## APB_Slave
module APB_Slave#( parameter DWIDTH = 32, AWIDTH = 5)            
(   input                                      PCLK,             
    input                                   PRESETn,             
    input                                     PSELx,             
    input                                   PENABLE,             
    input                        [AWIDTH-1:0] PADDR,             
    input                                    PWRITE,             
    input                       [DWIDTH-1:0] PWDATA,             
    output reg                  [DWIDTH-1:0] PRDATA,             
    output                                   PREADY,             
    output                                   PSLVERR             
);
Size in the first run: about 2100 cells after synthesis, ~1000 flip-flops.
export LEC_CHECK = 0
export CAP_MARGIN = 40
export CORE_ASPECT_RATIO = 0.89
export CORE_MARGIN = 2
export CORE_UTILIZATION = 72
export CTS_CLUSTER_DIAMETER = 328
export CTS_CLUSTER_SIZE = 19
export PLACE_DENSITY_LB_ADDON = 0.04
export SETUP_SLACK_MARGIN = 0.87
export SLEW_MARGIN = 20
export TNS_END_PERCENT = 80
create_clock -name core_clock -period 3.03 [get_ports {PCLK}]
run.sh (not shown) runs the stock make flow with config.mk's settings and CLKGATE_MAP_FILE=.
The first run ran to the end with violations: negative setup slack.
Rerun with:
==> flow/config.mk (replaced) <==
export PLATFORM = sky130hd
export DESIGN_NAME = APB_Slave
export DESIGN_NICKNAME = APB_Slave
export VERILOG_FILES = /design/flow/design.v
export SDC_FILE = /design/flow/constraint.sdc
export NUM_CORES = 4
export LEC_CHECK = 0
export CAP_MARGIN = 20
export CORE_MARGIN = 2
export CORE_UTILIZATION = 70
export CTS_CLUSTER_SIZE = 41
export PLACE_DENSITY_LB_ADDON = 0.0
export SETUP_SLACK_MARGIN = 0.86
export SLEW_MARGIN = 20
==> flow/constraint.sdc (replaced) <==
create_clock -name core_clock -period 3.05 [get_ports {PCLK}]
set_input_delay 0.6100 -clock core_clock [delete_from_list [all_inputs] [get_ports {PCLK}]]
set_output_delay 0.6100 -clock core_clock [all_outputs]
set_load 0.01 [all_outputs]
The new run ran to the end with violations: negative setup slack.
Sequential cell count stays the same.
Clock power rose by 49%.
Setup slack got worse by 57 ps.
Non-clock buffer count rose by 70.
Sequential share of layout area shrinks by 4.0 points.
Cell count rises by 6.6%.
Design area came out higher by 6.6%.
Count of clock-buffer cells in the layout goes up by 31.
Critical path depth is lower by 2.
Synthesized area is unchanged.
Utilization came out higher by 3.2 points.
Rerun with:
==> flow/config.mk (replaced) <==
export PLATFORM = sky130hd
export DESIGN_NAME = APB_Slave
export DESIGN_NICKNAME = APB_Slave
export VERILOG_FILES = /design/flow/design.v
export SDC_FILE = /design/flow/constraint.sdc
export NUM_CORES = 4
export LEC_CHECK = 0
export ABC_AREA = 1
export CAP_MARGIN = 20
export CELL_PAD_IN_SITES_DETAIL_PLACEMENT = 1
export CELL_PAD_IN_SITES_GLOBAL_PLACEMENT = 2
export CORE_ASPECT_RATIO = 0.52
export CORE_MARGIN = 2
export CORE_UTILIZATION = 37
export CTS_CLUSTER_SIZE = 46
export GPL_TIMING_DRIVEN = 0
export MAX_ROUTING_LAYER = met4
export PLACE_DENSITY_LB_ADDON = 0.24
export SETUP_SLACK_MARGIN = 0.27
export SLEW_MARGIN = 30
==> flow/constraint.sdc (replaced) <==
create_clock -name core_clock -period 7.5 [get_ports {PCLK}]
set_input_delay 1.5000 -clock core_clock [delete_from_list [all_inputs] [get_ports {PCLK}]]
set_output_delay 1.5000 -clock core_clock [all_outputs]
set_load 0.01 [all_outputs]
What happened: The changed run produced a clean layout; non-clock buffer count went down by 130; combinational power shrinks by well over a third; wire length increases by about a fifth.


The RTL this note starts from:
==> flow/design.v <==
module APB_Slave#( parameter DWIDTH = 32, AWIDTH = 5)            
(   input                                      PCLK,             
    input                                   PRESETn,             
    input                                     PSELx,             
    input                                   PENABLE,             
    input                        [AWIDTH-1:0] PADDR,             
    input                                    PWRITE,             
    input                       [DWIDTH-1:0] PWDATA,             
    output reg                  [DWIDTH-1:0] PRDATA,             
    output                                   PREADY,             
    output                                   PSLVERR             
);  
    localparam                  [2:0] IDLE   = 3'b000;           
    localparam                  [2:0] READY  = 3'b001;           
    localparam                  [2:0] READ   = 3'b010;           
    localparam                  [2:0] WRITE  = 3'b011;           
    localparam                  [2:0] ERROR  = 3'b100;           
    reg                           [2:0] current_state;           
    reg                           [2:0]    next_state;           
    reg           [DWIDTH-1:0] mem_arr[2**AWIDTH-1:0];           
    wire          [AWIDTH-1:0]           base_address;           
    wire                                   PADDR_VALID;          
always @(posedge PCLK,negedge PRESETn)
    if(!PRESETn)
        current_state <= IDLE;  
    else
        current_state <= next_state;  
always @(*)
begin
    case(current_state)  
        IDLE : 
                next_state <= PSELx? READY:IDLE;  
        READY: 
                next_state <= !PSELx?                IDLE   
                            : !PADDR_VALID?         ERROR  
                            : !PENABLE?             READY  
                            : !PWRITE?              READ
                            :                       WRITE; 
        WRITE: 
                next_state <= !PSELx?                IDLE   
                            : !PENABLE?             READY  
                            :                       WRITE; 
        READ : 
                next_state <= !PSELx?                IDLE   
                            : !PENABLE?             READY  
                            :                       READ;  
        ERROR: 
                next_state <= PSELx&!PADDR_VALID?   ERROR  
                            : PSELx?                READY  
                            :                       IDLE;  
        default:
                next_state <= IDLE;
    endcase
end
always @(posedge PCLK)
begin
    if(current_state==READY && PSELx && PENABLE && PWRITE)
        mem_arr[PADDR] <= PWDATA;
end
always @(*)
begin
    if(current_state==READY && PSELx && PENABLE && !PWRITE)
        PRDATA = mem_arr[PADDR];
    else
        PRDATA = {DWIDTH{1'b0}};
end
    assign base_address[AWIDTH-1:0] = 'b0;
    assign PADDR_VALID = (PADDR>base_address) || (PADDR<(2**AWIDTH-1+base_address));
    assign PREADY= (current_state==READY);
    assign PSLVERR= (current_state==ERROR);
endmodule
==> flow/config.mk <==
export PLATFORM = sky130hd
export DESIGN_NAME = APB_Slave
export DESIGN_NICKNAME = APB_Slave
export VERILOG_FILES = /design/flow/design.v
export SDC_FILE = /design/flow/constraint.sdc
export NUM_CORES = 4
export LEC_CHECK = 0
export CAP_MARGIN = 0
export CORE_ASPECT_RATIO = 0.93
export CORE_MARGIN = 2
export CORE_UTILIZATION = 72
export CTS_CLUSTER_DIAMETER = 355
export CTS_CLUSTER_SIZE = 14
export GPL_ROUTABILITY_DRIVEN = 0
export PLACE_DENSITY_LB_ADDON = 0.02
export SLEW_MARGIN = 20
==> flow/constraint.sdc <==
create_clock -name core_clock -period 3.05 [get_ports {PCLK}]
set_input_delay 0.6100 -clock core_clock [delete_from_list [all_inputs] [get_ports {PCLK}]]
set_output_delay 0.6100 -clock core_clock [all_outputs]
set_load 0.01 [all_outputs]
The starting point completed, yet does not pass: negative setup slack.
Rerun with:
- CAP_MARGIN: 0 -> 20
- CELL_PAD_IN_SITES_GLOBAL_PLACEMENT: not set -> 2
- CORE_ASPECT_RATIO: 0.93 -> not set
- CORE_UTILIZATION: 72 -> 40
- CTS_CLUSTER_DIAMETER: 355 -> 230
- CTS_CLUSTER_SIZE: 14 -> not set
- HOLD_SLACK_MARGIN: not set -> 0.07
- MIN_ROUTING_LAYER: not set -> met2
- PLACE_DENSITY_LB_ADDON: 0.02 -> not set
- clock period: 3.05 -> 5.5 ns (I/O delays scaled with it)
Result: With this change the flow finished with timing, DRC and antenna clean; clock-buffer cell count is higher by 39; first-iteration DRC count is higher by 31%; wire length barely changes; via count is higher by 15%; total power is lower by 38%.
Rerun with:
- ABC_AREA: not set -> 0
- CELL_PAD_IN_SITES_DETAIL_PLACEMENT: not set -> 0
- CELL_PAD_IN_SITES_GLOBAL_PLACEMENT: 2 -> not set
- CORE_ASPECT_RATIO: not set -> 0.52
- CORE_UTILIZATION: 40 -> 72
- CTS_CLUSTER_DIAMETER: 230 -> not set
- CTS_CLUSTER_SIZE: not set -> 46
- GPL_ROUTABILITY_DRIVEN: 0 -> not set
- GPL_TIMING_DRIVEN: not set -> 1
- HOLD_SLACK_MARGIN: 0.07 -> not set
- MAX_ROUTING_LAYER: not set -> met4
- MIN_ROUTING_LAYER: met2 -> not set
- PLACE_DENSITY_LB_ADDON: not set -> 0.03
- SETUP_SLACK_MARGIN: not set -> 0.9
- clock period: 5.5 -> 3.03 ns (I/O delays scaled with it)
With this change the flow completed, yet does not pass: negative setup slack.
Clock skew grows by 0.0052 ns.
Clock power increases by 56%.
Global-route usage increases by 10 points.
Rerun with:
- ABC_AREA: 0 -> not set
- CELL_PAD_IN_SITES_DETAIL_PLACEMENT: 0 -> not set
- CORE_ASPECT_RATIO: 0.52 -> not set
- CORE_UTILIZATION: 72 -> 40
- CTS_CLUSTER_SIZE: 46 -> not set
- GPL_TIMING_DRIVEN: 1 -> not set
- MAX_ROUTING_LAYER: met4 -> not set
- PLACE_DENSITY_LB_ADDON: 0.03 -> not set
- SETUP_SLACK_MARGIN: 0.9 -> not set
- clock period: 3.03 -> 5.45 ns (I/O delays scaled with it)
Outcome:
- Now the flow ran to the end with no violations
- global-route usage went down by 23 points
- worst setup slack gets better by 0.43 ns
- wire length decreases by 25%
- die area went up by 78%
- power goes down by 44%
- clock-buffer cell count grows by 27
- first-iteration DRC count fell by 62%
- utilization goes down by 46 points
- synthesized cell count does not change
- worst hold slack gets better by 0.30 ns


RTL: the design.v shown in full above, as it stands there.
clock: 3.03 ns
lec_check: 0
cap_margin: 20
core_margin: 2
core_utilization: 72
cts_cluster_diameter: 227
slew_margin: 20
The first run completed and failed the layout checks on setup timing.
Then changed:
ABC_AREA = 1   (was unset)
CELL_PAD_IN_SITES_DETAIL_PLACEMENT = 1   (was unset)
CORE_ASPECT_RATIO = 0.52   (was unset)
CORE_UTILIZATION = 37   (was 72)
CTS_CLUSTER_DIAMETER = unset   (was 227)
CTS_CLUSTER_SIZE = 46   (was unset)
GPL_TIMING_DRIVEN = 0   (was unset)
MAX_ROUTING_LAYER = met4   (was unset)
PLACE_DENSITY_LB_ADDON = 0.24   (was unset)
SETUP_SLACK_MARGIN = 0.18   (was unset)
clock period = 8.39 ns   (was 3.03 ns; I/O delays follow)
Outcome:
- Now the flow went through all stages and came out clean
- clock power falls by 60%
- core utilization falls by 46 points
- non-clock buffer count shrinks by 46
- clock-buffer cell count shrinks by 13
- synthesized cell count rises by 89%
- worst setup slack improves by 540 ps
- critical path depth decreases by 4
- design area goes up by 3.0%
- register-to-register slack is better by 4000 ps
- hold slack improves by 320 ps
Then changed:
ABC_AREA = unset   (was 1)
CELL_PAD_IN_SITES_DETAIL_PLACEMENT = unset   (was 1)
CORE_ASPECT_RATIO = unset   (was 0.52)
CORE_UTILIZATION = 68   (was 37)
CTS_CLUSTER_SIZE = unset   (was 46)
GPL_TIMING_DRIVEN = unset   (was 0)
MAX_ROUTING_LAYER = unset   (was met4)
PLACE_DENSITY_LB_ADDON = unset   (was 0.24)
SETUP_SLACK_MARGIN = 1.06   (was 0.18)
clock period = 3.64 ns   (was 8.39 ns; I/O delays follow)
Effect: The new run went through all stages and came out clean; non-clock buffer count came out higher by 46; global-route usage came out higher by 6.4 points; via count came out lower by a quarter to a third; total power came out higher by well over a third; worst hold slack degrades by 220 ps.


// APB_Slave: RTL as listed in full above, without the edits since
clock: 3.09 ns
lec_check: 0
cap_margin: 40
core_margin: 2
core_utilization: 72
cts_cluster_size: 17
place_density_lb_addon: 0.0
setup_slack_margin: -0.21
slew_margin: 20
The first run finished with negative setup slack left.
Next try:
ABC_AREA = 1   (was default)
CAP_MARGIN = 20   (was 40)
CELL_PAD_IN_SITES_DETAIL_PLACEMENT = 1   (was default)
CELL_PAD_IN_SITES_GLOBAL_PLACEMENT = 2   (was default)
CORE_ASPECT_RATIO = 1.49   (was default)
CORE_UTILIZATION = 37   (was 72)
CTS_CLUSTER_SIZE = 46   (was 17)
GPL_TIMING_DRIVEN = 0   (was default)
MAX_ROUTING_LAYER = met4   (was default)
PLACE_DENSITY_LB_ADDON = 0.24   (was 0.0)
SETUP_SLACK_MARGIN = 0.27   (was -0.21)
SLEW_MARGIN = 30   (was 20)
TNS_END_PERCENT = 30   (was default)
clock period = 5.57 ns   (was 3.09 ns; I/O delays follow)
Outcome:
- With this change the flow went through all stages and came out clean
- design area grows by 6.0%
- die size is higher by 110%
- routed wire length came out higher by 41%
No activity file was given, so power comes from the tool's default toggle rates.
